File: flow/config.mk
export PLATFORM = sky130hd
export DESIGN_NAME = top
export DESIGN_NICKNAME = top
export VERILOG_FILES = /design/flow/design.v
export SDC_FILE = /design/flow/constraint.sdc
export NUM_CORES = 4
export LEC_CHECK = 0
export CAP_MARGIN = 20
export CORE_MARGIN = 2
export CORE_UTILIZATION = 64
export SLEW_MARGIN = 20
File: flow/constraint.sdc
create_clock -name core_clock -period 2.27 [get_ports {clk}]
set_input_delay 0.4540 -clock core_clock [delete_from_list [all_inputs] [get_ports {clk}]]
set_output_delay 0.4540 -clock core_clock [all_outputs]
set_load 0.01 [all_outputs]
File: flow/design.v
`timescale 1ns / 1ps
module receiver #(parameter clks_per_bit = 50)(
  input clk,
  input rst_n,
  input din,
  output reg [7:0] dout,
  output reg valid
    );
  reg [3:0] state;
  reg [13:0] counter1;
  reg [3:0] counter2;
  parameter IDLE = 3'b000;
  parameter START_BIT = 3'b001;
  parameter DATA_BIT = 3'b010;
  parameter STOP_BIT = 3'b011;
  always @(posedge clk) begin
  if(!rst_n) begin
    dout <= 0;
    valid <= 0;
    state <= 0;
    counter1 <= 0;
    counter2 <= 0;
  end
  else
  case(state)
  IDLE: begin
    counter1 <= 0;
    counter2 <= 0;
    valid <= 1'b0;
    if(din == 1'b0) begin
      state <= START_BIT;
    end
    else begin
      state <= IDLE;
    end  
  end
  START_BIT: begin
    if(counter1 < clks_per_bit/2) begin
      counter1 <= counter1+1;
      state <= START_BIT; 
    end
    else begin
      counter1 <= 0;
      state <= DATA_BIT;
    end
  end
  DATA_BIT: begin
    if(counter1 <= clks_per_bit)begin
      counter1 <= counter1+1;
      state <= DATA_BIT;
    end
    else begin
      counter1 <= 0;
      if(counter2 <= 4'b0111)begin
        dout[counter2] <= din;
        counter2 <= counter2+1;
      end
      else begin
        counter2 <= 0;
        state <= STOP_BIT;
      end
    end
  end
  STOP_BIT: begin
  if (din == 1'b1) begin
    if(counter1 <= clks_per_bit)begin
      valid <= 1'b0;
      counter1 <= counter1+1;
      state <= STOP_BIT;
    end
    else begin
      valid <= 1'b1;
      state <= IDLE;
    end
  end
  else begin
    state <= STOP_BIT;
  end
 end 
  endcase
  end  
endmodule
`timescale 1ns / 1ps
module transmitter #(parameter clks_per_bit = 50)(
  input clk,
  input rst_n,
  input valid,
  input [7:0] din,
  output reg dout,
  output reg done,
  output reg tx_busy,
  output reg valid_test
    );
  reg [3:0] state;
  reg [13:0] counter1;
  reg [3:0] counter2;
  reg [7:0] r_din;
  parameter IDLE = 3'b000;
  parameter START_BIT = 3'b001;
  parameter DATA_BIT = 3'b010;
  parameter STOP_BIT = 3'b011;
  always @(posedge clk) begin
    if(!rst_n) begin
      dout <= 0;
      done <= 0;
      tx_busy <= 0;
      valid_test <= 0;
      state <= 0;
      counter1 <= 0;
      counter2 <= 0;
      r_din <= 0;
    end
    else
    case (state)
    IDLE: begin
      counter2 <= 0;
      dout <= 1'b1;
      counter1 <= 0;
      done <= 0;
      valid_test = 0;
        if(valid) begin 
          state <= START_BIT;
          r_din <= din;
          tx_busy <= 1;
        end
        else begin
          state <= IDLE;
        end 
    end   
    START_BIT: begin
      if(counter1 <= clks_per_bit-1) begin
        counter1 <= counter1 + 1;
        state <= START_BIT;
      end
      else begin
        dout <= 1'b0;
        counter1 <= 0;
        state <= DATA_BIT;
      end
    end
    DATA_BIT: begin
      if(counter1 <= clks_per_bit-1) begin
        counter1 <= counter1 + 1;
        state <= DATA_BIT; 
      end 
      else begin
        counter1 <= 0;
        if(counter2 <= 4'b0111) begin
            dout <= r_din[counter2];
            counter2 <= counter2 + 1;
            state <= DATA_BIT;
          end 
          else begin
            counter2 <= 0;
            state <= STOP_BIT;
          end
      end        
    end    
    STOP_BIT: begin
      if(counter1 <= clks_per_bit-1) begin
        dout <= 1'b1;
        counter1 <= counter1 + 1;
        done <= 1'b0; 
        state <= STOP_BIT;
      end
      else begin
        counter1 <= 0;
        done <= 1'b1; 
        state <= IDLE;
        tx_busy <= 0;
      end
    end
    endcase  
  end  
endmodule
`timescale 1ns / 1ps
module connection_receiver_master(
  input clk,
  input rst_n,
  input valid_tx,
  input [7:0] dout,
  input pready,
  output reg [1:0] pselx_m,
  output reg [31:0] pwdata_m,
  output reg [31:0] paddr_m,
  output reg pwrite_m,
  output reg valid
    );
  reg [2:0] state;
  reg [2:0] count1;
  reg [2:0] count2;
  parameter IDLE = 3'b000;
  parameter SEL = 3'b001;
  parameter WR_EN = 3'b010;
  parameter DATA = 3'b011;
  parameter ADDR = 3'b100;
  parameter WAIT = 3'b101;
always @(posedge clk) begin
if(!rst_n) begin
  pselx_m <= 0;
  pwdata_m <= 0;
  paddr_m <= 0;
  pwrite_m <= 0;
  valid <= 0;
  state <= 0;
  count1 <= 0;
  count2 <= 0;
end
else
case(state)
IDLE: begin
  pselx_m <= 0;
  pwdata_m <= 0;
  paddr_m <= 0;
  pwrite_m <= 0;
  valid <= 0;
  count1 <= 0;
  count2 <= 0; 
  state <= SEL;           
end
SEL: begin
  if(valid_tx == 1'b1) begin
    pselx_m <= dout[1:0];
    state <= WR_EN;
  end
  else
    state <= SEL;
end
WR_EN: begin
  if(valid_tx == 1'b1)begin
    pwrite_m <= dout[0];
    state <= DATA; 
  end
  else
    state <= WR_EN;  
end
DATA: begin
  if(valid_tx == 1'b1) begin 
    if(count1 < 3)begin
      pwdata_m[32-(count1*8)-1 -:8] <= dout;
      count1 <= count1+1;
      state <= DATA;  
    end else begin
      pwdata_m[32-(count1*8)-1 -:8] <= dout;
      count1 <= 0;
      state <= ADDR;  
    end
  end
end
ADDR: begin
  if(valid_tx == 1'b1) begin
    if(count2 < 3)begin
      paddr_m[32-(count2*8)-1 -:8] <= dout;
      count2 <= count2+1; 
      state <= ADDR;
      valid <= 1'b0;
    end else begin
      paddr_m[32-(count2*8)-1 -:8] <= dout;
      count2 <= 0;
      valid <= 1'b1;
      state <= WAIT;      
    end
  end 
 end
WAIT: begin
    valid <= 0;
    if(pready) begin
      state <= IDLE;
    end
end 
endcase
end   
endmodule
`timescale 1ns / 1ps
module apb_master(
  input pclk,
  input prst_n,
  input pwrite_m,
  input [31:0] pwdata_m,
  input [31:0] paddr_m,
  input [1:0] pselx_m,
  input pready,  
  input valid,
  output pwrite_s,
  output [1:0] pselx_s,
  output reg penable,
  output [31:0] paddr_s,
  output [31:0] pwdata_s
    );
  reg [31:0] paddr_reg;
  reg pwrite_reg;
  reg [31:0] pwdata_reg;
  reg [1:0] pselx_reg;
  parameter IDLE = 2'b00;
  parameter SETUP = 2'b01;
  parameter ACCESS = 2'b10;
  reg [1:0] state;
always @(posedge pclk) begin
if(!prst_n) begin
  paddr_reg <= 0;
  pwrite_reg <= 0;
  pwdata_reg <= 0;
  pselx_reg <= 0;
  penable <= 0;
  state <= IDLE;
end
else
case(state)
IDLE: begin
  pselx_reg <= 0;
  penable <= 0;
    if(valid)begin
      state <= SETUP;
    end
    else
    state <= IDLE;
end
SETUP: begin
  pselx_reg <= pselx_m;
  penable <= 1'b0;
  state <= ACCESS;
end
ACCESS: begin
    penable <= 1'b1;
    if(pwrite_m == 1) begin   
      paddr_reg <= paddr_m;
      pwrite_reg <= pwrite_m;
      pwdata_reg <= pwdata_m;
    end
    if(pready) begin
     state <= IDLE;
     penable <= 1'b0;
    end
    else begin
      state <= ACCESS;
    end
end
endcase
end
  assign paddr_s = paddr_reg;
  assign pwrite_s = pwrite_reg;
  assign pwdata_s = pwdata_reg;
  assign pselx_s = pselx_reg;
endmodule
module demux_slave(
  input clk,
  input [1:0] sel,
  input [31:0] data,
  input [31:0] addr,
  output [65:0] psel_s1,
  output [65:0] psel_s2
);
assign psel_s1 = (sel == 2'b10)? {data, sel, addr} : 66'd0;
assign psel_s2 = (sel == 2'b01)? {data, sel, addr} : 66'd0;
endmodule
module mux_pready(
  input clk,
  input rst_n,
  input [1:0] sel,
  input pready_mas1,
  input pready_mas2,
  output reg pready
  );
  always @(posedge clk) begin
    if (!rst_n)
        pready <= 0;
    else if (sel == 2'b10)
        pready <= pready_mas1;
    else
        pready <= pready_mas2;
  end
  endmodule
module slave(
input penable,
input [31:0] pwdata_in,
input clk,
input rst_n,
input [1:0] psel,
input pready_tr_in,
input pwrite,
input [31:0] addr,
output reg [31:0] pwdata_out,
output reg valid_fsm,
output reg pready_out,
output reg [31:0] addr_out
);
reg [1:0] state;
  parameter IDLE = 2'b00;
  parameter NEXT = 2'b01;
  parameter WAIT_FOR_COMPLETION = 2'b10;
  parameter CLEANUP = 2'b11;
always @(posedge clk) begin
  if(!rst_n) begin
    pwdata_out <= 0;
    valid_fsm <= 0;
    pready_out <= 0;
    addr_out <= 0;
    state <= IDLE;
  end
  else
  case (state) 
  IDLE: begin
    pwdata_out <= 0;
    valid_fsm <= 0;
    pready_out <= 0;
    addr_out <= 0; 
      if(penable == 1'b1) begin
        state <= NEXT;
      end
   end   
  NEXT: begin   
          if(pwrite == 1'b1) begin
            pwdata_out <= pwdata_in;
            addr_out <= addr;
            valid_fsm <= 1'b1;
            pready_out <= 1'b1;  
            state <= WAIT_FOR_COMPLETION;
          end  
  end
  WAIT_FOR_COMPLETION: begin
        if (pready_out)
          state <= CLEANUP;  
  end
  CLEANUP: begin
     valid_fsm <= 1'b0;
     pready_out <= 0;
     state <= IDLE;
  end
  endcase
end    
endmodule
module connection_slave2_transmitter(
  input [31:0] data_in_s,
  input clk,
  input rst_n,
  input valid_fsm_s,
  input done,
  input tx_busy,
  input [31:0] addr_s,
  output reg valid,
  output reg [7:0] data_out,
  output reg pready_slave,
  output reg [31:0] addr_out
    );
   reg [3:0] counter;
   reg [1:0] state;
    always @(posedge clk) begin
      if(!rst_n) begin
        valid <= 0;
        data_out <= 0;
        pready_slave <= 0;
        addr_out <= 0;
        counter <= 0;
        state <= 0;
      end
      else
      case(state)
        0: begin
          valid <= 1'b0;
          pready_slave <= 1'b0;
          if(valid_fsm_s) begin
            state <= 1;
          end
          else begin
            state <= 0;
          end
        end
        1: begin
          addr_out <= addr_s;
          if(counter < 3) begin
            data_out <= data_in_s[32-(counter*8)-1 -:8];
            counter <= counter+1; 
            valid <= 1'b1;
            state <= 2;
          end
          else begin
            data_out <= data_in_s[32-(counter*8)-1 -:8];
            counter <= 0; 
            state <= 0;
          end
        end
        2: begin
          valid <= 1'b0;
          if(done) begin
            pready_slave <= 1'b1;
            state <= 1;
          end
          else begin
            state <= 2;
            pready_slave <= 1'b0;
          end
        end
       endcase      
    end
endmodule
`timescale 1ns / 1ps
module top(
  input clk,
  input rst_n,
  input din_rx,
  output dout_tx_s1,
  output dout_tx_s2,
  output [31:0] addr_tx_s1,
  output [31:0] addr_tx_s2
    );
  wire [7:0] dout_rx;
  wire valid_rx;
  wire [1:0] sel;
  wire [31:0] data;
  wire [31:0] addr_rx;
  wire en;
  wire valid_master;
  wire penable;
  wire pwrite_slave;
  wire pready_fsm;
  wire [1:0] psel_slave;
  wire pready_master;
  wire valid_slave;
  wire [31:0] addr_slave;
  wire test_valid;
  wire [31:0] din_tx;
  wire [31:0] data_fsm1;
  wire [31:0] data_fsm2;
  wire valid_fsm_s1;
  wire valid_fsm_s2;
  wire valid_tx;
  wire [7:0] data_tx;
  wire dout_tx_in;
  wire done;
  wire [31:0] addr_fsm1;
  wire [31:0] addr_fsm2;
  wire tx_busy;
  wire [65:0] psel_slave1;
  wire [65:0] psel_slave2;
  wire valid_tx2;
  wire [7:0] data_tx2;
  wire done2;
  wire tx_busy2;
  wire pready_fsm2;
  wire pready_fsm1;
  wire pready_fsm_mas;
  receiver dut0(
  .clk(clk),
  .rst_n(rst_n),
  .din(din_rx),
  .dout(dout_rx),
  .valid(valid_rx)
  );
  connection_receiver_master dut1(
  .clk(clk),
  .rst_n(rst_n),
  .valid_tx(valid_rx),
  .dout(dout_rx),
  .pselx_m(sel),
  .pwdata_m(data),
  .paddr_m(addr_rx),
  .pwrite_m(en),
  .pready(pready_fsm_mas),
  .valid(valid_master)
  );
  apb_master dut2(
  .pclk(clk),
  .prst_n(rst_n),
  .pwrite_m(en),
  .pwdata_m(data),
  .paddr_m(addr_rx),
  .pselx_m(sel),
  .pready(pready_fsm_mas),
  .valid(valid_master),
  .pwrite_s(pwrite_slave),
  .pselx_s(psel_slave),
  .penable(penable),
  .paddr_s(addr_slave),
  .pwdata_s(din_tx)
  );
  demux_slave dut3(
  .clk(clk),
  .sel(psel_slave),
  .data(din_tx),
  .addr(addr_slave),
  .psel_s1(psel_slave1),
  .psel_s2(psel_slave2)
  );
  mux_pready dut4(
  .clk(clk),
  .rst_n(rst_n),
  .sel(psel_slave),
  .pready(pready_fsm_mas),
  .pready_mas1(pready_fsm1),
  .pready_mas2(pready_fsm2)
  );
  slave dut5 (
  .penable(penable),
  .pwdata_in(psel_slave1[65:34]),
  .clk(clk),
  .rst_n(rst_n),
  .addr(psel_slave1[31:0]),
  .psel(psel_slave1[33:32]),
  .pready_tr_in(),
  .pwdata_out(data_fsm1),
  .valid_fsm(valid_fsm_s1),
  .pready_out(),
  .pwrite(pwrite_slave),
  .addr_out(addr_fsm1)
  );
  slave dut6 (
  .penable(penable),
  .pwdata_in(psel_slave2[65:34]),
  .clk(clk),
  .rst_n(rst_n),
  .addr(psel_slave2[31:0]),
  .psel(psel_slave2[33:32]),
  .pready_tr_in(),
  .pwdata_out(data_fsm2),
  .valid_fsm(valid_fsm_s2),
  .pready_out(),
  .pwrite(pwrite_slave),
  .addr_out(addr_fsm2)
  );
  connection_slave2_transmitter dut7(
  .data_in_s(data_fsm1),
  .clk(clk),
  .rst_n(rst_n),
  .addr_s(addr_fsm1),
  .valid_fsm_s(valid_fsm_s1),
  .valid(valid_tx),
  .data_out(data_tx),
  .done(done),
  .addr_out(addr_tx_s1),
  .tx_busy(tx_busy),
  .pready_slave(pready_fsm1)
    );
  connection_slave2_transmitter dut8(
  .data_in_s(data_fsm2),
  .clk(clk),
  .rst_n(rst_n),
  .addr_s(addr_fsm2),
  .valid_fsm_s(valid_fsm_s2),
  .valid(valid_tx2),
  .data_out(data_tx2),
  .done(done2),
  .addr_out(addr_tx_s2),
  .tx_busy(tx_busy2),
  .pready_slave(pready_fsm2)
    );    
  transmitter dut9(
  .clk(clk),
  .rst_n(rst_n),
  .valid(valid_tx),
  .din(data_tx),
  .dout(dout_tx_s1),
  .valid_test(),
  .tx_busy(tx_busy),
  .done(done)
  );
  transmitter dut10(
  .clk(clk),
  .rst_n(rst_n),
  .valid(valid_tx2),
  .din(data_tx2),
  .dout(dout_tx_s2),
  .valid_test(),
  .tx_busy(tx_busy2),
  .done(done2)
  );
endmodule
File: flow/run.sh
#!/bin/bash
# the make line also repeats each setting of config.mk as NAME=value (left out here)
make -C /OpenROAD-flow-scripts/flow DESIGN_CONFIG=/design/flow/config.mk WORK_HOME=/design/flow/orfs CLKGATE_MAP_FILE= finish
==> results of run 1 <==
routing by layer:
metal  vias to the layer above  track usage [%]  share of wire (%)
met5                         -                0                  0
met4                         0            7.773                2.0
met3                        80            3.706                4.9
met2                       357            47.21                 48
met1                      7059            37.78                 45
li1                       7130                -                  -
layout make-up:
type                            instances  share of cell area [%]
Clock buffer                           70                   6.463
Clock inverter                         17                  0.9598
Inverter                               47                  0.8747
Multi-Input combinational cell       1323                   38.83
Sequential cell                       483                   43.93
Tap cell                              384                   2.181
Timing Repair Buffer                  162                   6.764
what timing repair did:
action | in CTS | in global routing
pin swaps | 24 | 14
setup endpoints to repair | 64 | 66
hold buffers | 0 | 0
resized | 31 | 20
buffers inserted | 9 | 4
gates cloned | 0 | 0
==> job_summary.md, run 1 <==
## PnR job results

| Metric | Value |
|---|---|
| Via count | around 15000 |
| Number of synthesis warnings | 7 |
| Crit path largest cell delay | between 0.5 and 0.6 ns |
| Arr. time, crit path | around 3.5 ns |
| Checks that blocked a clean result | negative setup slack |
| Complex Gates by Area | 16.53% |
| Worst-margin pin slew | 0.8428 ns |
| CTS root buf | sky130_fd_sc_hd__clkbuf_16 |
| TritonCTS clock tree | yes |
| Startpoint of the worst hold path | rst_n |
| Area share of the largest cell type after synthesis | a little over half |
| Cycle use final | 133.0% |
| Run status | complete, but fails checks |
| Count of TritonRoute iterations in the first routing pass | 7 |
| Instance tally after logic synthesis | roughly 2000 |
| Clock network power share | 48.0% |
| Peak fanout along the critical path | 11 |
| Proportion of synthesized flip-flops having asynchronous set or reset | 0% |
| Yosys Chip Area | between 15000 and 20000 µm² |
| Simple-gate share of the synthesized area | about 18% |
| Number of vias per cell after detailed routing | about 5.9 |
| Port bufs | 68 |
| Total antenna diodes in the routed design | 0 |
| Type of the tightest min-delay check | in2reg |
| Clock transition time at the flip-flop clock pins of the worst setup and hold paths | approximately 0.060 ns |
| Synthesized flop and latch total | between 400 and 500 |
| Setup violations, final | roughly 64 |
| Number of cells on the worst reg-to-reg path | 11 |
| Max Root-Sink Buffers | 3 |
| Latest clock arrival within the worst-skew pair | 0.55 ns |
| Unrepaired setup endpoints after global routing | true |
| Total nets after synthesis | just over 2000 |
| Number of ports placed on the die boundary | 69 |
| WHS Path Cells | 2 |
| Overall routed net length | around 42000 µm |
| Sequential fraction of the synthesis area | about 52% |
| Chip width | between 150 and 200 µm |
| Worst setup path category | reg2reg |
| Min-Delay Endpoint | dut9.counter1[9] |
| Top logic cell family in the synthesized netlist | simple AND/OR/NAND/NOR gates |
| Power Total | 16.78 mW |
| Final hold slack | a little over 0.3 ns |
| Comb. pwr | approximately 0.24 mW |
| Reg-to-Reg Start | dut1.count1[0] |
| Net switching fraction of the power | about a fifth |
| Heaviest power group | registers |
| Number of synthesized flops with an enable pin | 0 |
| Total power density per cell area | 761.9 nW/µm² |
| Startpoint of the most critical setup path | dut1.count1[0] |
| Max Clock Freq | 0.3311 GHz |
| Mux share of post-synthesis cell area | approximately 6.5% |
| Warning total across the stage logs | between 50 and 60 |
| Adder-cell area share of the yosys netlist | under 10% |
| H-tree levels | 2 |
| Layout net count | ~2100 |
| Post-layout instance area | between 20000 and 25000 µm² |
| Die Ht | 173.8 µm |
| Dominant cell by count in the synthesized netlist | sky130_fd_sc_hd__dfxtp_1 |
| Final worst setup slack | -0.7501 ns |
| Total Routing Usage GR | 27.92% |
| Cell family contributing the most delay on the critical path | simple AND/OR/NAND/NOR gates |
| Combinational gate area | ~8600 µm² |
| CP Launch Type | flip-flop |
| Number of non-filler instances in the completed layout | roughly 2500 |
| Mean area per synthesized cell | 9.315 µm² |
| Seq pwr share | about half |
| Reg-to-reg critical path endpoint | dut1.pwdata_m[23] |
| Share of the core filled by cells before placement | between 60% and 70% |
| Number of filler cells placed in the layout | between 2000 and 2500 |
| Post-DP Area | between 20000 and 25000 µm² |
| Count of final max-slew check failures | 0 |
| Die footprint | ~30000 µm² |
| Top cell types by occurrence after synthesis | 483 x sky130_fd_sc_hd__dfxtp_1, 307 x sky130_fd_sc_hd__nor2_1, 241 x sky130_fd_sc_hd__nand2_1 |
| Per-cell routed wire length | 17.03 µm |
| Placement Rows | roughly 62 |
| Clock net power | ~8 mW |
| Number of nets still failing antenna checks after routing | 0 |
| Static leakage power | 7.997 nW |
| Post-layout utilization of the core | roughly 77% |
| Number of cells on the critical path | 11 |
| Buf/Inv on CP | 1 |
| Endpoint kind of the worst setup timing path | flip-flop |
| Final hold violation count | 0 |
| Initial drt markers | approximately 940 |
| Flip-flop and latch area | roughly 9700 µm² |
| Required arrival time at the worst endpoint | 2.77 ns |
| Final weighted congestion of routability-driven global placement | approximately 0.84 |
| Top cells by area in the synthesized netlist | sky130_fd_sc_hd__dfxtp_1 52%, sky130_fd_sc_hd__nor2_1 6.2%, sky130_fd_sc_hd__a22oi_1 6.0%, sky130_fd_sc_hd__nand2_1 4.9%, sky130_fd_sc_hd__mux2i_1 4.0% |
| Internal power contribution | ~13 mW |
| Pin count of the biggest net entering global routing | about 110 |
| Sink Count | 483 |
| Growth of design area from synthesis to finish | 19.32% |
| Power Sequential | approximately 8.5 mW |
| Max stage delay cell, worst path | sky130_fd_sc_hd__or4b_4 |
| Placed Cells | around 2400 |
| Max-cap violations | 0 |
| Synth area leader | sky130_fd_sc_hd__dfxtp_1 |
| Critical path, cell by cell | buf_4, o21ai_0, nor2b_1, nand2_1, ha_4, nor3_4, a2111oi_4, and4b_1, or4b_4, nor2_8, a22o_2 |
| Wire length of the first global-routing pass | around 70000 µm |
| DRC violations left | 0 |
| Remaining max-slew budget at the tightest pin | between 40% and 50% |
| Initial antenna violation count | 0 |
| Number of unique standard cell types used by synthesis | ~70 |
| Vias in the first global route | between 10000 and 15000 |
| Post-layout minimum cycle time | 3.020 ns |
| Area fraction in xor and xnor cells | 0.9691% |
| Post-place setup slack | -0.7622 ns |
| Endpoint of the worst setup timing path | dut1.pwdata_m[23] |
| Internal reg-to-reg setup slack | -0.75 ns |
| Final HPWL DP | ~26000 µm |
| CTS buffer count | about 47 |
| Combinational power share | approximately 1.4% |
| Yosys cell count | about 2000 |
| Worst vdd rail ir drop | 0.7120 mV |
| Remaining Overflow, GRT | 0 |
| Maximum clock skew at final layout | between 0.01 and 0.015 ns |
| Post-Syn Area | 18460 µm² |
| Post-synth top flop | sky130_fd_sc_hd__dfxtp_1 |
| Core Area | between 20000 and 30000 µm² |
| Fin Setup TNS | -28.44 ns |
| Net switching power | approximately 3.4 mW |
==> run 2, diff against run 1 <==
- CELL_PAD_IN_SITES_DETAIL_PLACEMENT: default -> 0
- CELL_PAD_IN_SITES_GLOBAL_PLACEMENT: default -> 3
- CORE_UTILIZATION: 64 -> 16
- CTS_CLUSTER_SIZE: default -> 41
- GPL_TIMING_DRIVEN: default -> 0
- MAX_ROUTING_LAYER: default -> met4
- MIN_ROUTING_LAYER: default -> met1
- PLACE_DENSITY_LB_ADDON: default -> 0.07
- SETUP_SLACK_MARGIN: default -> -0.07
- SLEW_MARGIN: 20 -> 35
- clock period: 2.27 -> 2.74 ns (I/O delays scaled with it)
==> run 2 against run 1 <==
The layout still fails its checks (negative setup slack). Global-route usage is 15 points lower. Fmax down 3.3%. Via count grew 1.7%. Critical path type unchanged. Highest routed layer unchanged. Sequential share of layout area shrank 3.6 points. First-iteration DRC count down 15%. Register-to-register slack better by 0.37 ns. Power is 4.1% lower. Clock power increased by 8.9%. Largest power group is now the clock network. Non-clock buffer count grew 59. Setup slack better by 0.37 ns. Routed wire length rose by 74%. Final cell count is 49% higher.
==> job_summary.md, run 2 <==
## PnR job results

| Metric | Value |
|---|---|
| Final weighted congestion of routability-driven global placement | 0.7402 (was 0.8367) |
| Run status | complete, but fails checks (unchanged) |
| Number of synthesized flops with an enable pin | 0 (unchanged) |
| Peak fanout along the critical path | 8 (was 11) |
| Dominant cell by count in the synthesized netlist | sky130_fd_sc_hd__dfxtp_1 (unchanged) |
| Crit path largest cell delay | 0.56 ns (was 0.57 ns) |
| Clock network power share | 54.5% (was 48.0%) |
| Yosys Chip Area | 18460 µm² (unchanged) |
| Post-Syn Area | 18460 µm² (unchanged) |
| Arr. time, crit path | 3.68 ns (was 3.52 ns) |
| Synthesized flop and latch total | 483 (unchanged) |
| Final HPWL DP | 52330 µm (was 26420 µm) |
| Max Root-Sink Buffers | 3 (unchanged) |
| Internal reg-to-reg setup slack | -0.38 ns (was -0.75 ns) |
| H-tree levels | 3 (was 2) |
| Placement Rows | 124 (was 62) |
| Remaining Overflow, GRT | 0 (unchanged) |
| Via count | 14870 (was 14630) |
| Final hold violation count | 0 (unchanged) |
| Type of the tightest min-delay check | reg2reg (was in2reg) |
| Buf/Inv on CP | 1 (unchanged) |
| Min-Delay Endpoint | dut10.r_din[4] (was dut9.counter1[9]) |
| Yosys cell count | 1982 (unchanged) |
| Seq pwr share | 43.7% (was 50.6%) |
| Adder-cell area share of the yosys netlist | 2.304% (unchanged) |
| Total Routing Usage GR | 12.91% (was 27.92%) |
| Power Sequential | 7.04 mW (was 8.49 mW) |
| Total nets after synthesis | 2019 (unchanged) |
| Top logic cell family in the synthesized netlist | simple AND/OR/NAND/NOR gates (unchanged) |
| Unrepaired setup endpoints after global routing | true (unchanged) |
| Port bufs | 67 (was 68) |
| Number of unique standard cell types used by synthesis | 70 (unchanged) |
| Clock net power | 8.77 mW (was 8.05 mW) |
| Cycle use final | 114.0% (was 133.0%) |
| Sequential fraction of the synthesis area | 52.37% (unchanged) |
| Required arrival time at the worst endpoint | 3.30 ns (was 2.77 ns) |
| CP Launch Type | flip-flop (unchanged) |
| Remaining max-slew budget at the tightest pin | 39.19% (was 43.81%) |
| Count of TritonRoute iterations in the first routing pass | 5 (was 7) |
| Initial antenna violation count | 7 (was 0) |
| Worst setup path category | reg2reg (unchanged) |
| Latest clock arrival within the worst-skew pair | 0.64 ns (was 0.55 ns) |
| CTS root buf | sky130_fd_sc_hd__clkbuf_16 (unchanged) |
| Maximum clock skew at final layout | 0.03112 ns (was 0.01228 ns) |
| Initial drt markers | 804 (was 943) |
| DRC violations left | 0 (unchanged) |
| TritonCTS clock tree | yes (unchanged) |
| Chip width | 343.7 µm (was 173.8 µm) |
| Post-synth top flop | sky130_fd_sc_hd__dfxtp_1 (unchanged) |
| Clock transition time at the flip-flop clock pins of the worst setup and hold paths | 0.06 ns (about the same) |
| WHS Path Cells | 2 (unchanged) |
| Number of non-filler instances in the completed layout | 3708 (was 2486) |
| Net switching fraction of the power | 23.35% (was 20.49%) |
| Critical path, cell by cell | clkinvlp_4, ha_4, xor2_2, nand2b_4, ha_4, or3b_4, a2111oi_4, and4b_2, or4b_4, nor2_8, a22o_1 (was buf_4, o21ai_0, nor2b_1, nand2_1, ha_4, nor3_4, a2111oi_4, and4b_1, or4b_4, nor2_8, a22o_2) |
| Number of cells on the worst reg-to-reg path | 11 (unchanged) |
| Number of ports placed on the die boundary | 69 (unchanged) |
| Post-layout utilization of the core | 21.01% (was 77.17%) |
| Max-cap violations | 0 (unchanged) |
| Layout net count | 2180 (was 2101) |
| Wire length of the first global-routing pass | 107300 µm (was 70550 µm) |
| Number of nets still failing antenna checks after routing | 0 (unchanged) |
| Synth area leader | sky130_fd_sc_hd__dfxtp_1 (unchanged) |
| Reg-to-reg critical path endpoint | dut1.pwdata_m[12] (was dut1.pwdata_m[23]) |
| Mux share of post-synthesis cell area | 6.519% (unchanged) |
| Post-layout minimum cycle time | 3.123 ns (was 3.020 ns) |
| Net switching power | 3.760 mW (was 3.440 mW) |
| Most prevalent standard cell on the critical path | sky130_fd_sc_hd__ha_4 |
| Reg-to-Reg Start | dut1.count1[0] (unchanged) |
| Sink Count | 483 (unchanged) |
| Startpoint of the most critical setup path | dut1.count1[0] (unchanged) |
| Area fraction in xor and xnor cells | 0.9691% (unchanged) |
| Count of final max-slew check failures | 0 (unchanged) |
| Heaviest power group | the clock network (was registers) |
| Top cells by area in the synthesized netlist | sky130_fd_sc_hd__dfxtp_1 52%, sky130_fd_sc_hd__nor2_1 6.2%, sky130_fd_sc_hd__a22oi_1 6.0%, sky130_fd_sc_hd__nand2_1 4.9%, sky130_fd_sc_hd__mux2i_1 4.0% (unchanged) |
| Placed Cells | 3565 (was 2387) |
| Endpoint kind of the worst setup timing path | flip-flop (unchanged) |
| Number of synthesis warnings | 7 (unchanged) |
| Mean area per synthesized cell | 9.315 µm² (unchanged) |
| Endpoint of the worst setup timing path | dut1.pwdata_m[12] (was dut1.pwdata_m[23]) |
| Growth of design area from synthesis to finish | 30.12% (was 19.32%) |
| Warning total across the stage logs | 47 (was 51) |
| Die footprint | 118100 µm² (was 30220 µm²) |
| Core Area | 114300 µm² (was 28550 µm²) |
| Max Clock Freq | 0.3202 GHz (was 0.3311 GHz) |
| Setup violations, final | 32 (was 64) |
| Overall routed net length | 73490 µm (was 42330 µm) |
| Combinational power share | 1.8% (was 1.4%) |
| Worst-margin pin slew | 0.9121 ns (was 0.8428 ns) |
| Area share of the largest cell type after synthesis | 52.37% (unchanged) |
| Max stage delay cell, worst path | sky130_fd_sc_hd__or4b_4 (unchanged) |
| Startpoint of the worst hold path | dut10.r_din[4] (was rst_n) |
| Number of cells on the critical path | 11 (unchanged) |
| Static leakage power | 8.254 nW (was 7.997 nW) |
| Top cell types by occurrence after synthesis | 483 x sky130_fd_sc_hd__dfxtp_1, 307 x sky130_fd_sc_hd__nor2_1, 241 x sky130_fd_sc_hd__nand2_1 (unchanged) |
| Internal power contribution | 12.34 mW (was 13.35 mW) |
| CTS buffer count | 67 (was 47) |
| Vias in the first global route | 15170 (was 14080) |
| Simple-gate share of the synthesized area | 17.67% (unchanged) |
| Instance tally after logic synthesis | 1982 (unchanged) |
| Checks that blocked a clean result | negative setup slack (unchanged) |
| Die Ht | 343.7 µm (was 173.8 µm) |
| Pin count of the biggest net entering global routing | 11 (was 113) |
| Total power density per cell area | 670.3 nW/µm² (was 761.9 nW/µm²) |
| Proportion of synthesized flip-flops having asynchronous set or reset | 0% (unchanged) |
| Per-cell routed wire length | 19.82 µm (was 17.03 µm) |
| Worst vdd rail ir drop | 0.3886 mV (was 0.7120 mV) |
| Final worst setup slack | -0.3833 ns (was -0.7501 ns) |
| Comb. pwr | 0.293 mW (was 0.240 mW) |
| Cell family contributing the most delay on the critical path | simple AND/OR/NAND/NOR gates (unchanged) |
| Number of vias per cell after detailed routing | 4.011 (was 5.883) |
| Complex Gates by Area | 16.53% (unchanged) |
| Share of the core filled by cells before placement | 16.15% (was 64.67%) |
## run 2: stage by stage
step           instance area (µm²)  worst slack (ns)  power [mW]  hold slack, ns  TNS [ns]
2_1_floorplan                18630           -0.4065       7.322          0.4192    -9.386
3_3_place_gp                 21190            -2.028       7.496          0.4437   -572.41
3_5_place_dp                 21370           -0.8625       7.499          0.4439   -181.65
4_1_cts                      23920           -0.5341       16.54          0.4549    -13.17
5_1_grt                      24020           -0.5186       16.80          0.4754    -15.04
6_report                     24020           -0.3833       16.10          0.4512    -8.830
## run 2: repair_timing
action	in CTS	in global routing
buffers inserted	22	6
endpoints found under the setup margin	100	114
endpoints found under the hold margin	0	0
gates resized	40	32
pin swaps	30	18
hold buffers	0	0
## run 2: layout make-up
cell class / count / area (µm²)
Antenna cell: 1 / 2.502
Buffer: 123 / 520.5
Clock buffer: 104 / 2017
Clock inverter: 17 / 172.7
Fill cell: 12550 / 90320
Inverter: 47 / 180.2
Multi-Input combinational cell: 1323 / 8584
Sequential cell: 483 / 9682
Tap cell: 1512 / 1892
Timing Repair Buffer: 98 / 972.2
## run 2: routing by layer
| layer | vias up | share of wire, % | global-route usage, % |
|---|---|---|---|
| li1 | 7343 | - | - |
| met2 | 189 | 45 | 19.87 |
| met5 | - | 0 | - |
| met4 | 0 | 2.4 | 4.294 |
| met1 | 7246 | 49 | 17.24 |
| met3 | 95 | 3.1 | 1.951 |
==> run 3, diff against run 2 <==
- ABC_AREA: default -> 1
- CAP_MARGIN: 20 -> 0
- CELL_PAD_IN_SITES_DETAIL_PLACEMENT: 0 -> 1
- CELL_PAD_IN_SITES_GLOBAL_PLACEMENT: 3 -> default
- CORE_ASPECT_RATIO: default -> 1.29
- CORE_UTILIZATION: 16 -> 34
- CTS_CLUSTER_DIAMETER: default -> 400
- CTS_CLUSTER_SIZE: 41 -> 11
- GPL_ROUTABILITY_DRIVEN: default -> 0
- HOLD_SLACK_MARGIN: default -> -0.03
- MAX_ROUTING_LAYER: met4 -> met5
- MIN_ROUTING_LAYER: met1 -> met2
- PLACE_DENSITY_LB_ADDON: 0.07 -> 0.05
- SETUP_SLACK_MARGIN: -0.07 -> 0.7
- SLEW_MARGIN: 35 -> 40
- TNS_END_PERCENT: default -> 70
- clock period: 2.74 -> 6.97 ns (I/O delays scaled with it)
==> run 3 against run 2 <==
The run now finishes clean. Core utilization grew 18 points. Synthesized area grew 8.7%. Register-to-register slack gained 3.4 ns. Worst hold slack lost 0.011 ns. Critical path type unchanged. Final cell count shrank 3.5%. Setup slack gained 3.4 ns. Non-clock buffer count shrank 1.
==> job_summary.md, run 3 <==
## PnR job results

| Metric | Value |
|---|---|
| TritonCTS clock tree | yes (unchanged) |
| Post-DP Area | 21760 µm² (was 21370 µm²) |
| CTS buffer count | 49 (was 67) |
| CP Launch Type | flip-flop (unchanged) |
| Startpoint of the worst hold path | dut6.state[1] (was dut10.r_din[4]) |
| Sink Count | 483 (unchanged) |
| Post-Syn Area | 20080 µm² (was 18460 µm²) |
| Core Area | 58640 µm² (was 114300 µm²) |
| Adder-cell area share of the yosys netlist | 2.119% (was 2.304%) |
| Power Total | 5.301 mW (was 16.10 mW) |
| Final hold violation count | 0 (unchanged) |
| Number of hold buffers added after cts | 0 (unchanged) |
| Post-synth top flop | sky130_fd_sc_hd__dfxtp_1 (unchanged) |
| H-tree levels | 2 (was 3) |
| Critical path, cell by cell | inv_2, ha_1, a21oi_1, nand2_1, ha_1, nor2_1, nand2_1, nor2_1, nand4_1, nand2_1, nand2_1, nand2_1, nand3_2, nor3_4, nand4_1, nand2_1, nand2_1, nand2_1, a21oi_2 (was clkinvlp_4, ha_4, xor2_2, nand2b_4, ha_4, or3b_4, a2111oi_4, and4b_2, or4b_4, nor2_8, a22o_1) |
| Post-CTS setup buffer count | 0 (was 22) |
| Initial antenna violation count | 0 (was 7) |
| Number of vias per cell after detailed routing | 7.226 (was 4.011) |
| Die footprint | 61020 µm² (was 118100 µm²) |
| Fin Setup TNS | 0 ns (was -8.830 ns) |
| Total power density per cell area | 230.2 nW/µm² (was 670.3 nW/µm²) |
| Per-cell routed wire length | 20.35 µm (was 19.82 µm) |
| Clock network power share | 44.6% (was 54.5%) |
| Total Routing Usage GR | 35.69% (was 12.91%) |
| Placement Rows | 101 (was 124) |
| Net switching fraction of the power | 23.78% (was 23.35%) |
| Number of ports placed on the die boundary | 69 (unchanged) |
| Endpoint kind of the worst setup timing path | flip-flop (unchanged) |
| Buf/Inv on CP | 1 (unchanged) |
| Total of cells resized after clock tree synthesis | 0 (was 40) |
| Number of cells on the worst reg-to-reg path | 19 (was 11) |
| Warning total across the stage logs | 44 (was 47) |
| Remaining Overflow, GRT | 0 (unchanged) |
| Internal power contribution | 4.040 mW (was 12.34 mW) |
| Cycle use final | 57.03% (was 114.0%) |
| Post-layout instance area | 23030 µm² (was 24020 µm²) |
| Combinational power share | 3.0% (was 1.8%) |
| Comb. pwr | roughly 0.16 mW |
| Seq pwr share | 52.4% (was 43.7%) |
| Proportion of synthesized flip-flops having asynchronous set or reset | 0% (unchanged) |
| Share of the core filled by cells before placement | 34.24% (was 16.15%) |
| Min-Delay Endpoint | dut6.state[3] (was dut10.r_din[4]) |
| Crit path largest cell delay | 0.49 ns (was 0.56 ns) |
| Area fraction in xor and xnor cells | 0.8289% (was 0.9691%) |
| Layout net count | 2838 (was 2180) |
| Static leakage power | 8.558 nW (was 8.254 nW) |
| Reg-to-reg critical path endpoint | dut1.pwdata_m[26] (was dut1.pwdata_m[12]) |
| Number of synthesized flops with an enable pin | 0 (unchanged) |
| Max Clock Freq | 0.2516 GHz (was 0.3202 GHz) |
| Setup violations, final | 0 (was 32) |
| Vias in the first global route | 28420 (was 15170) |
| Net switching power | 1.261 mW (was 3.760 mW) |
| Number of cells on the critical path | 19 (was 11) |
| Maximum clock skew at final layout | 0.02307 ns (was 0.03112 ns) |
| Mean area per synthesized cell | 7.494 µm² (was 9.315 µm²) |
| Type of the tightest min-delay check | reg2reg (unchanged) |
| Max Root-Sink Buffers | 3 (unchanged) |
| Number of unique standard cell types used by synthesis | 53 (was 70) |
| Required arrival time at the worst endpoint | 7.44 ns (was 3.30 ns) |
| Total nets after synthesis | 2716 (was 2019) |
| Arr. time, crit path | 4.44 ns (was 3.68 ns) |
| Heaviest power group | registers (was the clock network) |
| Count of final max-slew check failures | 0 (unchanged) |
| Top cells by area in the synthesized netlist | sky130_fd_sc_hd__dfxtp_1 48%, sky130_fd_sc_hd__nand2_1 9.3%, sky130_fd_sc_hd__a21oi_1 7.6%, sky130_fd_sc_hd__nor2_1 6.8%, sky130_fd_sc_hd__o21ai_0 5.8% (was sky130_fd_sc_hd__dfxtp_1 52%, sky130_fd_sc_hd__nor2_1 6.2%, sky130_fd_sc_hd__a22oi_1 6.0%, sky130_fd_sc_hd__nand2_1 4.9%, sky130_fd_sc_hd__mux2i_1 4.0%) |
| Dominant cell by count in the synthesized netlist | sky130_fd_sc_hd__nand2_1 (was sky130_fd_sc_hd__dfxtp_1) |
| Synthesized flop and latch total | 483 (unchanged) |
| Via count | 25860 (was 14870) |
| Mux share of post-synthesis cell area | 0.1496% (was 6.519%) |
| Clock transition time at the flip-flop clock pins of the worst setup and hold paths | 0.07 ns (was 0.06 ns) |
| Port bufs | 68 (was 67) |
| Run status | finished clean (was complete, but fails checks) |
| Unrepaired setup endpoints after global routing | false (was true) |
| Yosys Chip Area | 20080 µm² (was 18460 µm²) |
| Power Sequential | 2.78 mW (was 7.04 mW) |
| Complex Gates by Area | 17.30% (was 16.53%) |
| WHS Path Cells | 2 (unchanged) |
| Final worst setup slack | 2.995 ns (was -0.3833 ns) |
| DRC violations left | 0 (unchanged) |
| Max-cap violations | 0 (unchanged) |
| Post-layout utilization of the core | 39.27% (was 21.01%) |
| Number of filler cells placed in the layout | 7234 (was 12550) |
| Pin count of the biggest net entering global routing | 13 (was 11) |
| Peak fanout along the critical path | 10 (was 8) |
| Chip width | 218.0 µm (was 343.7 µm) |
| Clock net power | 2.37 mW (was 8.77 mW) |
| Synth area leader | sky130_fd_sc_hd__dfxtp_1 (unchanged) |
| Growth of design area from synthesis to finish | 14.70% (was 30.12%) |
| Final hold slack | 0.4397 ns (was 0.4512 ns) |
| Sequential fraction of the synthesis area | 48.16% (was 52.37%) |
| Cell family contributing the most delay on the critical path | simple AND/OR/NAND/NOR gates (unchanged) |
| Top logic cell family in the synthesized netlist | simple AND/OR/NAND/NOR gates (unchanged) |
| Number of synthesis warnings | 7 (unchanged) |
| Worst vdd rail ir drop | 0.1579 mV (was 0.3886 mV) |
| Internal reg-to-reg setup slack | 3.00 ns (was -0.38 ns) |
| Placed Cells | 3522 (was 3565) |
| CTS root buf | sky130_fd_sc_hd__clkbuf_16 (unchanged) |
| Final HPWL DP | 52920 µm (was 52330 µm) |
| Worst setup path category | reg2reg (unchanged) |
| Wire length of the first global-routing pass | 111400 µm (was 107300 µm) |
| Post-layout minimum cycle time | 3.975 ns (was 3.123 ns) |
| Latest clock arrival within the worst-skew pair | 0.61 ns (was 0.64 ns) |
| Yosys cell count | 2679 (was 1982) |
| Post-place setup slack | 3.086 ns (was -0.8625 ns) |
| Initial drt markers | 3592 (was 804) |
| Most prevalent standard cell on the critical path | sky130_fd_sc_hd__nand2_1 (was sky130_fd_sc_hd__ha_4) |
| Max stage delay cell, worst path | sky130_fd_sc_hd__dfxtp_1 (was sky130_fd_sc_hd__or4b_4) |
| Number of nets still failing antenna checks after routing | 0 (unchanged) |
| Endpoint of the worst setup timing path | dut1.pwdata_m[26] (was dut1.pwdata_m[12]) |
| Startpoint of the most critical setup path | dut1.count1[0] (unchanged) |
| Count of TritonRoute iterations in the first routing pass | 7 (was 5) |
| Simple-gate share of the synthesized area | 24.85% (was 17.67%) |
| Number of non-filler instances in the completed layout | 3578 (was 3708) |
| Area share of the largest cell type after synthesis | 48.16% (was 52.37%) |
| Reg-to-Reg Start | dut1.count1[0] (unchanged) |
| Top cell types by occurrence after synthesis | 499 x sky130_fd_sc_hd__nand2_1, 483 x sky130_fd_sc_hd__dfxtp_1, 364 x sky130_fd_sc_hd__nor2_1 (was 483 x sky130_fd_sc_hd__dfxtp_1, 307 x sky130_fd_sc_hd__nor2_1, 241 x sky130_fd_sc_hd__nand2_1) |
| Instance tally after logic synthesis | 2679 (was 1982) |
| Remaining max-slew budget at the tightest pin | 38.96% (was 39.19%) |
| Worst-margin pin slew | 0.9155 ns (was 0.9121 ns) |
| Overall routed net length | 72810 µm (was 73490 µm) |
| Die Ht | 280.0 µm (was 343.7 µm) |
[run 3: cell type report]
| type | instances | area [µm²] | share of cell area [%] |
|---|---|---|---|
| Antenna cell | 4 | 10.01 | 0.04347 |
| Sequential cell | 483 | 9669 | 41.99 |
| Clock inverter | 2 | 17.52 | 0.07607 |
| Timing Repair Buffer | 71 | 703.2 | 3.054 |
| Clock buffer | 50 | 1230 | 5.341 |
| Buffer | 149 | 625.6 | 2.717 |
| Multi-Input combinational cell | 1856 | 9089 | 39.47 |
| Tap cell | 772 | 965.9 | 4.195 |
| Inverter | 191 | 718.2 | 3.119 |
[run 3: layer usage]
| metal | track usage (%) | wire (µm) | vias to the layer above | part of all wire, % |
|---|---|---|---|---|
| met3 | 44.57 | 28140 | 558 | 39 |
| met1 | - | 0 | 9052 | 0 |
| met2 | 44.94 | 38660 | 7172 | 53 |
| li1 | - | - | 9052 | - |
| met5 | 12.85 | 641 | - | 0.88 |
| met4 | 6.454 | 5366 | 22 | 7.4 |
==> run 4, diff against run 3 <==
- CAP_MARGIN: 0 -> 20
- CELL_PAD_IN_SITES_DETAIL_PLACEMENT: 1 -> default
- CORE_ASPECT_RATIO: 1.29 -> 0.5
- CORE_UTILIZATION: 34 -> 68
- CTS_CLUSTER_DIAMETER: 400 -> default
- CTS_CLUSTER_SIZE: 11 -> 98
- GPL_ROUTABILITY_DRIVEN: 0 -> default
- GPL_TIMING_DRIVEN: 0 -> default
- HOLD_SLACK_MARGIN: -0.03 -> default
- MAX_ROUTING_LAYER: met5 -> default
- MIN_ROUTING_LAYER: met2 -> default
- PLACE_DENSITY: default -> 0.6
- PLACE_DENSITY_LB_ADDON: 0.05 -> default
- SETUP_SLACK_MARGIN: 0.7 -> default
- SLEW_MARGIN: 40 -> 20
- TNS_END_PERCENT: 70 -> 5
- clock period: 6.97 -> 2.83 ns (I/O delays scaled with it)
==> run 4 against run 3 <==
Now fails the layout checks on negative setup slack. Worst hold slack got worse by 0.091 ns. Routed wire length decreased by 29%. First-iteration DRC count decreased by 48%. Sequential share of layout area decreased by 0.21 points. Non-clock buffer count decreased by 66. Largest power group unchanged.
==> job_summary.md, run 4 <==
## PnR job results

| Metric | Value |
|---|---|
| Run status | complete, but fails checks (was finished clean) |
| Checks that blocked a clean result | negative setup slack |
| Wire length of the first global-routing pass | 84520 µm (was 111400 µm) |
| Internal power contribution | 10.12 mW (was 4.040 mW) |
| Post-DP Area | 21500 µm² (was 21760 µm²) |
| Remaining max-slew budget at the tightest pin | 41.34% (was 38.96%) |
| CTS root buf | sky130_fd_sc_hd__clkbuf_16 (unchanged) |
| Startpoint of the worst hold path | rst_n (was dut6.state[1]) |
| Vias in the first global route | 16950 (was 28420) |
| Synth area leader | sky130_fd_sc_hd__dfxtp_1 (unchanged) |
| Initial antenna violation count | 0 (unchanged) |
| Most prevalent standard cell on the critical path | sky130_fd_sc_hd__nand2_1 (unchanged) |
| Sequential fraction of the synthesis area | 48.16% (unchanged) |
| Warning total across the stage logs | 53 (was 44) |
| H-tree levels | 2 (unchanged) |
| Post-layout utilization of the core | 79.84% (was 39.27%) |
| Comb. pwr | 0.298 mW (was 0.159 mW) |
| Proportion of synthesized flip-flops having asynchronous set or reset | 0% (unchanged) |
| Fin Setup TNS | -4.065 ns (was 0 ns) |
| Area fraction in xor and xnor cells | 0.8289% (unchanged) |
| Final weighted congestion of routability-driven global placement | 0.8835 |
| Pin count of the biggest net entering global routing | 109 (was 13) |
| Number of non-filler instances in the completed layout | 3148 (was 3578) |
| Power Sequential | 6.84 mW (was 2.78 mW) |
| Clock net power | 5.80 mW (was 2.37 mW) |
| Post-layout instance area | 23160 µm² (was 23030 µm²) |
| Max stage delay cell, worst path | sky130_fd_sc_hd__dfxtp_2 (was sky130_fd_sc_hd__dfxtp_1) |
| Static leakage power | 8.895 nW (was 8.558 nW) |
| Reg-to-Reg Start | dut1.count2[0] (was dut1.count1[0]) |
| Cell family contributing the most delay on the critical path | simple AND/OR/NAND/NOR gates (unchanged) |
| Initial drt markers | 1863 (was 3592) |
| Number of nets still failing antenna checks after routing | 0 (unchanged) |
| Number of synthesis warnings | 7 (unchanged) |
| Net switching power | 2.806 mW (was 1.261 mW) |
| Total antenna diodes in the routed design | 0 (was 4) |
| Number of cells on the critical path | 19 (unchanged) |
| Flip-flop and latch area | 9677 µm² (was 9669 µm²) |
| Post-layout minimum cycle time | 2.976 ns (was 3.975 ns) |
| Final HPWL DP | 33270 µm (was 52920 µm) |
| Instance tally after logic synthesis | 2679 (unchanged) |
| Chip width | 247 µm (was 218.0 µm) |
| CTS buffer count | 41 (was 49) |
| Clock network power share | 44.8% (was 44.6%) |
| Internal reg-to-reg setup slack | -0.15 ns (was 3.00 ns) |
| Setup violations, final | 48 (was 0) |
| DRC violations left | 0 (unchanged) |
| Number of filler cells placed in the layout | 2098 (was 7234) |
| Overall routed net length | 51540 µm (was 72810 µm) |
| Number of hold buffers added after cts | 0 (unchanged) |
| Combinational power share | 2.3% (was 3.0%) |
| Port bufs | 68 (unchanged) |
| Endpoint kind of the worst setup timing path | flip-flop (unchanged) |
| Clock transition time at the flip-flop clock pins of the worst setup and hold paths | 0.07 ns (about the same) |
| Number of vias per cell after detailed routing | 5.837 (was 7.226) |
| Max Clock Freq | 0.3361 GHz (was 0.2516 GHz) |
| Count of TritonRoute iterations in the first routing pass | 6 (was 7) |
| Placed Cells | 3066 (was 3522) |
| Final worst setup slack | -0.1456 ns (was 2.995 ns) |
| Post-Syn Area | 20080 µm² (unchanged) |
| Combinational gate area | 9358 µm² (was 9089 µm²) |
| Number of ports placed on the die boundary | 69 (unchanged) |
| Unrepaired setup endpoints after global routing | true (was false) |
| Worst-margin pin slew | 0.8779 ns (was 0.9155 ns) |
| Critical path, cell by cell | inv_4, ha_4, xor2_1, nor2_1, nand2_1, ha_1, buf_4, inv_1, nand4_2, nand3_1, nand2_1, nand2_1, nand3_2, nor2_4, clkbuf_16, nand4_1, nand2_1, nand2_1, a21oi_2 (was inv_2, ha_1, a21oi_1, nand2_1, ha_1, nor2_1, nand2_1, nor2_1, nand4_1, nand2_1, nand2_1, nand2_1, nand3_2, nor3_4, nand4_1, nand2_1, nand2_1, nand2_1, a21oi_2) |
| Via count | 18380 (was 25860) |
| Crit path largest cell delay | 0.36 ns (was 0.49 ns) |
| Max-cap violations | 0 (unchanged) |
| Seq pwr share | 52.9% (was 52.4%) |
| Endpoint of the worst setup timing path | dut1.paddr_m[31] (was dut1.pwdata_m[26]) |
| Mux share of post-synthesis cell area | 0.1496% (unchanged) |
| Growth of design area from synthesis to finish | 15.38% (was 14.70%) |
| Synthesized flop and latch total | 483 (unchanged) |
| Total nets after synthesis | 2716 (unchanged) |
| Worst setup path category | reg2reg (unchanged) |
| Post-synth top flop | sky130_fd_sc_hd__dfxtp_1 (unchanged) |
| Total power density per cell area | 558.2 nW/µm² (was 230.2 nW/µm²) |
| Total Routing Usage GR | 33.02% (was 35.69%) |
| Final hold violation count | 0 (unchanged) |
| Area share of the largest cell type after synthesis | 48.16% (unchanged) |
| CP Launch Type | flip-flop (unchanged) |
| Die footprint | 31000 µm² (was 61020 µm²) |
| Share of the core filled by cells before placement | 69.20% (was 34.24%) |
| Heaviest power group | registers (unchanged) |
| Post-place setup slack | -0.2676 ns (was 3.086 ns) |
| Peak fanout along the critical path | 6 (was 10) |
| Core Area | 29010 µm² (was 58640 µm²) |
| Net switching fraction of the power | 21.70% (was 23.78%) |
| Min-Delay Endpoint | dut7.state[0] (was dut6.state[3]) |
| Adder-cell area share of the yosys netlist | 2.119% (unchanged) |
| Type of the tightest min-delay check | in2reg (was reg2reg) |
| Remaining Overflow, GRT | 0 (unchanged) |
| Max Root-Sink Buffers | 3 (unchanged) |
| Dominant cell by count in the synthesized netlist | sky130_fd_sc_hd__nand2_1 (unchanged) |
| Simple-gate share of the synthesized area | 24.85% (unchanged) |
| Layout net count | 2764 (was 2838) |
| Yosys cell count | 2679 (unchanged) |
| Mean area per synthesized cell | 7.494 µm² (unchanged) |
| TritonCTS clock tree | yes (unchanged) |
| Top cells by area in the synthesized netlist | sky130_fd_sc_hd__dfxtp_1 48%, sky130_fd_sc_hd__nand2_1 9.3%, sky130_fd_sc_hd__a21oi_1 7.6%, sky130_fd_sc_hd__nor2_1 6.8%, sky130_fd_sc_hd__o21ai_0 5.8% (unchanged) |
| Yosys Chip Area | 20080 µm² (unchanged) |
| Latest clock arrival within the worst-skew pair | 0.55 ns (was 0.61 ns) |
| Placement Rows | 44 (was 101) |
| Maximum clock skew at final layout | 0.01875 ns (was 0.02307 ns) |
| Cycle use final | 105.1% (was 57.03%) |
| Required arrival time at the worst endpoint | 3.31 ns (was 7.44 ns) |
| Top logic cell family in the synthesized netlist | simple AND/OR/NAND/NOR gates (unchanged) |
| Complex Gates by Area | 17.30% (unchanged) |
| Reg-to-reg critical path endpoint | dut1.paddr_m[31] (was dut1.pwdata_m[26]) |
| Die Ht | 125.5 µm (was 280.0 µm) |
| Buf/Inv on CP | 4 (was 1) |
| Startpoint of the most critical setup path | dut1.count2[0] (was dut1.count1[0]) |
| Per-cell routed wire length | 16.37 µm (was 20.35 µm) |
| Worst vdd rail ir drop | 0.5511 mV (was 0.1579 mV) |
| Top cell types by occurrence after synthesis | 499 x sky130_fd_sc_hd__nand2_1, 483 x sky130_fd_sc_hd__dfxtp_1, 364 x sky130_fd_sc_hd__nor2_1 (unchanged) |
| Number of cells on the worst reg-to-reg path | 19 (unchanged) |
| Sink Count | 483 (unchanged) |
| WHS Path Cells | 2 (unchanged) |
| Number of unique standard cell types used by synthesis | 53 (unchanged) |
| Count of final max-slew check failures | 0 (unchanged) |
| Arr. time, crit path | 3.46 ns (was 4.44 ns) |
| Number of synthesized flops with an enable pin | 0 (unchanged) |
==> run 4: what timing repair did <==
item	CTS	global route
gates cloned	0	2
setup endpoints to repair	48	55
pin swaps	19	25
resized	21	27
buffers inserted	2	5
==> run 4: stage by stage <==
stage | power, mW | hold WS, ns
CTS | 12.95 | 0.3311
floorplan | 7.194 | 0.4083
global placement | 7.278 | 0.4153
detailed placement | 7.282 | 0.4249
finish | 12.93 | 0.3485
global route | 13.27 | 0.3516
==> run 4: layer usage <==
metal | vias to the layer above | part of all wire, % | global-route usage (%)
li1 | 9004 | - | -
met1 | 8679 | 45 | 46.15
met2 | 602 | 46 | 53.55
met3 | 90 | 6.6 | 5.024
met4 | 0 | 2.1 | 8.788
met5 | - | 0 | 0
==> run 4: layout make-up <==
type | instances | share of cell area, %
clock inverters | 15 | 0.7508
inverters | 191 | 3.198
well taps | 391 | 2.112
flip-flops and latches | 483 | 41.77
clock buffers | 58 | 5.137
repair buffers | 154 | 6.633
multi-input cells | 1856 | 40.40
==> run 5, diff against run 4 <==
- CORE_ASPECT_RATIO: 0.5 -> default
- CTS_CLUSTER_DIAMETER: default -> 239
- CTS_CLUSTER_SIZE: 98 -> default
- TNS_END_PERCENT: 5 -> default
- clock period: 2.83 -> 2.37 ns (I/O delays scaled with it)
==> run 5 against run 4 <==
Still fails the layout checks on negative setup slack. Sequential share of layout area shrank 1.7 points. Sequential power grew 19%. Critical path depth grew 1. Global-route usage grew 1.7 points. Synthesized area is the same. Final cell count grew 1.9%. Non-clock buffer count grew 51. Clock skew grew 0.015 ns. Combinational power grew 25%. Largest power group unchanged. Highest routed layer unchanged.
==> job_summary.md, run 5 <==
## PnR job results

| Metric | Value |
|---|---|
| Run status | complete, but fails checks (unchanged) |
| Checks that blocked a clean result | negative setup slack (unchanged) |
| Post-layout minimum cycle time | 3.048 ns (was 2.976 ns) |
| Final weighted congestion of routability-driven global placement | 0.9294 (was 0.8835) |
| Startpoint of the most critical setup path | dut1.count1[0] (was dut1.count2[0]) |
| Number of filler cells placed in the layout | 1810 (was 2098) |
| Combinational power share | 2.3% (about the same) |
| Cell family contributing the most delay on the critical path | simple AND/OR/NAND/NOR gates (unchanged) |
| Mux share of post-synthesis cell area | 0.1496% (unchanged) |
| Synth area leader | sky130_fd_sc_hd__dfxtp_1 (unchanged) |
| Required arrival time at the worst endpoint | 2.79 ns (was 3.31 ns) |
| Critical path, cell by cell | inv_8, ha_4, inv_4, nand2_4, a21oi_4, nand3_2, ha_4, nor2_4, buf_4, nand4_1, o21ai_2, xnor2_1, nand2_2, nor3_4, nand4_1, buf_6, nand2_2, nand2_2, nand2_2, a21oi_2 (was inv_4, ha_4, xor2_1, nor2_1, nand2_1, ha_1, buf_4, inv_1, nand4_2, nand3_1, nand2_1, nand2_1, nand3_2, nor2_4, clkbuf_16, nand4_1, nand2_1, nand2_1, a21oi_2) |
| Seq pwr share | 49.4% (was 52.9%) |
| Remaining max-slew budget at the tightest pin | 50.36% (was 41.34%) |
| Area share of the largest cell type after synthesis | 48.16% (unchanged) |
| Total antenna diodes in the routed design | 0 (unchanged) |
| CTS root buf | sky130_fd_sc_hd__clkbuf_16 (unchanged) |
| Vias in the first global route | 17870 (was 16950) |
| Met2 WL | 25680 µm (was 23730 µm) |
| Static leakage power | 9.310 nW (was 8.895 nW) |
| Wire length of the first global-routing pass | 88590 µm (was 84520 µm) |
| Remaining Overflow, GRT | 0 (unchanged) |
| Pin count of the biggest net entering global routing | 95 (was 109) |
| Comb. pwr | 0.372 mW (was 0.298 mW) |
| WHS Path Cells | 3 (was 2) |
| Clock transition time at the flip-flop clock pins of the worst setup and hold paths | 0.06 ns (was 0.07 ns) |
| Max Root-Sink Buffers | 3 (unchanged) |
| Setup violations, final | 60 (was 48) |
| Post-Syn Area | 20080 µm² (unchanged) |
| Number of vias per cell after detailed routing | 5.960 (was 5.837) |
| H-tree levels | 2 (unchanged) |
| Initial drt markers | 2312 (was 1863) |
| Number of synthesized flops with an enable pin | 0 (unchanged) |
| Placement Rows | 62 (was 44) |
| Proportion of synthesized flip-flops having asynchronous set or reset | 0% (unchanged) |
| Number of unique standard cell types used by synthesis | 53 (unchanged) |
| Peak fanout along the critical path | 8 (was 6) |
| Simple-gate share of the synthesized area | 24.85% (unchanged) |
| Number of cells on the critical path | 20 (was 19) |
| Overall routed net length | 54650 µm (was 51540 µm) |
| Total Routing Usage GR | 34.72% (was 33.02%) |
| Yosys Chip Area | 20080 µm² (unchanged) |
| Internal power contribution | 13.01 mW (was 10.12 mW) |
| DRC violations left | 0 (unchanged) |
| Top cells by area in the synthesized netlist | sky130_fd_sc_hd__dfxtp_1 48%, sky130_fd_sc_hd__nand2_1 9.3%, sky130_fd_sc_hd__a21oi_1 7.6%, sky130_fd_sc_hd__nor2_1 6.8%, sky130_fd_sc_hd__o21ai_0 5.8% (unchanged) |
| Latest clock arrival within the worst-skew pair | 0.57 ns (was 0.55 ns) |
| Unrepaired setup endpoints after global routing | true (unchanged) |
| Layout net count | 2823 (was 2764) |
| Worst vdd rail ir drop | 1.009 mV (was 0.5511 mV) |
| Initial antenna violation count | 0 (unchanged) |
| Sequential fraction of the synthesis area | 48.16% (unchanged) |
| Worst setup path category | reg2reg (unchanged) |
| Startpoint of the worst hold path | rst_n (unchanged) |
| Count of final max-slew check failures | 0 (unchanged) |
| Number of nets still failing antenna checks after routing | 0 (unchanged) |
| Min-Delay Endpoint | dut7.addr_out[2] (was dut7.state[0]) |
| Final HPWL DP | 34970 µm (was 33270 µm) |
| Number of synthesis warnings | 7 (unchanged) |
| Top logic cell family in the synthesized netlist | simple AND/OR/NAND/NOR gates (unchanged) |
| Via count | 19120 (was 18380) |
| CTS buffer count | 48 (was 41) |
| Number of hold buffers added after cts | 0 (unchanged) |
| Most prevalent standard cell on the critical path | sky130_fd_sc_hd__nand2_2 (was sky130_fd_sc_hd__nand2_1) |
| Growth of design area from synthesis to finish | 20.30% (was 15.38%) |
| Metal1 wirelength | 22870 µm (was 23340 µm) |
| Reg-to-reg critical path endpoint | dut1.pwdata_m[15] (was dut1.paddr_m[31]) |
| Maximum clock skew at final layout | 0.03404 ns (was 0.01875 ns) |
| Count of TritonRoute iterations in the first routing pass | 6 (unchanged) |
| Total power density per cell area | 683.7 nW/µm² (was 558.2 nW/µm²) |
| Total nets after synthesis | 2716 (unchanged) |
| Crit path largest cell delay | 0.37 ns (was 0.36 ns) |
| Buf/Inv on CP | 4 (unchanged) |
| Die footprint | 30910 µm² (was 31000 µm²) |
| Reg-to-Reg Start | dut1.count1[0] (was dut1.count2[0]) |
| Adder-cell area share of the yosys netlist | 2.119% (unchanged) |
| Instance tally after logic synthesis | 2679 (unchanged) |
| Mean area per synthesized cell | 7.494 µm² (unchanged) |
| Arr. time, crit path | 3.47 ns (was 3.46 ns) |
| Post-layout utilization of the core | 83.69% (was 79.84%) |
| Power Sequential | 8.17 mW (was 6.84 mW) |
| Number of ports placed on the die boundary | 69 (unchanged) |
| Share of the core filled by cells before placement | 69.57% (was 69.20%) |
| Post-synth top flop | sky130_fd_sc_hd__dfxtp_1 (unchanged) |
| Warning total across the stage logs | 49 (was 53) |
| TritonCTS clock tree | yes (unchanged) |
| Clock network power share | 48.3% (was 44.8%) |
| Internal reg-to-reg setup slack | -0.68 ns (was -0.15 ns) |
| Top cell types by occurrence after synthesis | 499 x sky130_fd_sc_hd__nand2_1, 483 x sky130_fd_sc_hd__dfxtp_1, 364 x sky130_fd_sc_hd__nor2_1 (unchanged) |
| Complex Gates by Area | 17.30% (unchanged) |
| CP Launch Type | flip-flop (unchanged) |
| Chip width | 175.8 µm (was 247 µm) |
| Per-cell routed wire length | 17.03 µm (was 16.37 µm) |
| Area fraction in xor and xnor cells | 0.8289% (unchanged) |
| Endpoint of the worst setup timing path | dut1.pwdata_m[15] (was dut1.paddr_m[31]) |
| Final hold slack | 0.3352 ns (was 0.3485 ns) |
| Final worst setup slack | -0.6785 ns (was -0.1456 ns) |
| Flip-flop and latch area | 9681 µm² (was 9677 µm²) |
| Core Area | 28860 µm² (was 29010 µm²) |
| Met3 WL post-DR | 4122 µm (was 3398 µm) |
| Cycle use final | 128.6% (was 105.1%) |
| Port bufs | 68 (unchanged) |
| Endpoint kind of the worst setup timing path | flip-flop (unchanged) |
| Heaviest power group | registers (unchanged) |
| Max stage delay cell, worst path | sky130_fd_sc_hd__dfxtp_4 (was sky130_fd_sc_hd__dfxtp_2) |
| Dominant cell by count in the synthesized netlist | sky130_fd_sc_hd__nand2_1 (unchanged) |
| Combinational gate area | 9688 µm² (was 9358 µm²) |
| Synthesized flop and latch total | 483 (unchanged) |
| Max Used Layer | met4 (unchanged) |
| Type of the tightest min-delay check | in2reg (unchanged) |
| Sink Count | 483 (unchanged) |
| Yosys cell count | 2679 (unchanged) |
| Net switching fraction of the power | 21.23% (was 21.70%) |
| Die Ht | 175.8 µm (was 125.5 µm) |
| Net switching power | 3.506 mW (was 2.806 mW) |
| Clock net power | 7.98 mW (was 5.80 mW) |
| Max Clock Freq | 0.3280 GHz (was 0.3361 GHz) |
| Worst-margin pin slew | 0.7389 ns (was 0.8779 ns) |
| Max-cap violations | 0 (unchanged) |
| Final hold violation count | 0 (unchanged) |
| Number of cells on the worst reg-to-reg path | 20 (was 19) |
## run 5: per-layer routing
metal / vias up / GRT usage (%)
li1: 9139 / -
met1: 8916 / 46.59
met2: 891 / 58.19
met3: 173 / 4.307
met4: 0 / 11.91
met5: - / 0
## run 5: final cells by class
| type | count | area share, % |
|---|---|---|
| multi-input cells | 1857 | 40.11 |
| well taps | 384 | 1.989 |
| clock buffers | 64 | 5.559 |
| flip-flops and latches | 483 | 40.08 |
| clock inverters | 24 | 1.331 |
| repair buffers | 205 | 7.797 |
| inverters | 191 | 3.129 |
## run 5: what timing repair did
| action | CTS | global route |
|---|---|---|
| buffers inserted | 16 | 4 |
| gates cloned | 3 | 1 |
| resized | 65 | 75 |
| pin swaps | 37 | 48 |
| setup endpoints to repair | 64 | 66 |
## run 5: metrics by stage
| step | setup TNS, ns | setup slack [ns] | instance area (µm²) | power (mW) | instances |
|---|---|---|---|---|---|
| floorplan | -18.11 | -0.5360 | 20300 | 8.590 | 2679 |
| global placement | -20.33 | -0.6622 | 21850 | 8.692 | 3098 |
| detailed placement | -26.40 | -0.8387 | 21850 | 8.705 | 3098 |
| CTS | -22.54 | -0.5490 | 23950 | 16.50 | 3205 |
| global route | -37.77 | -0.8775 | 24150 | 16.90 | 3208 |
| finish | -26.77 | -0.6785 | 24150 | 16.51 | 3208 |
Power and IR drop assume default switching activity.
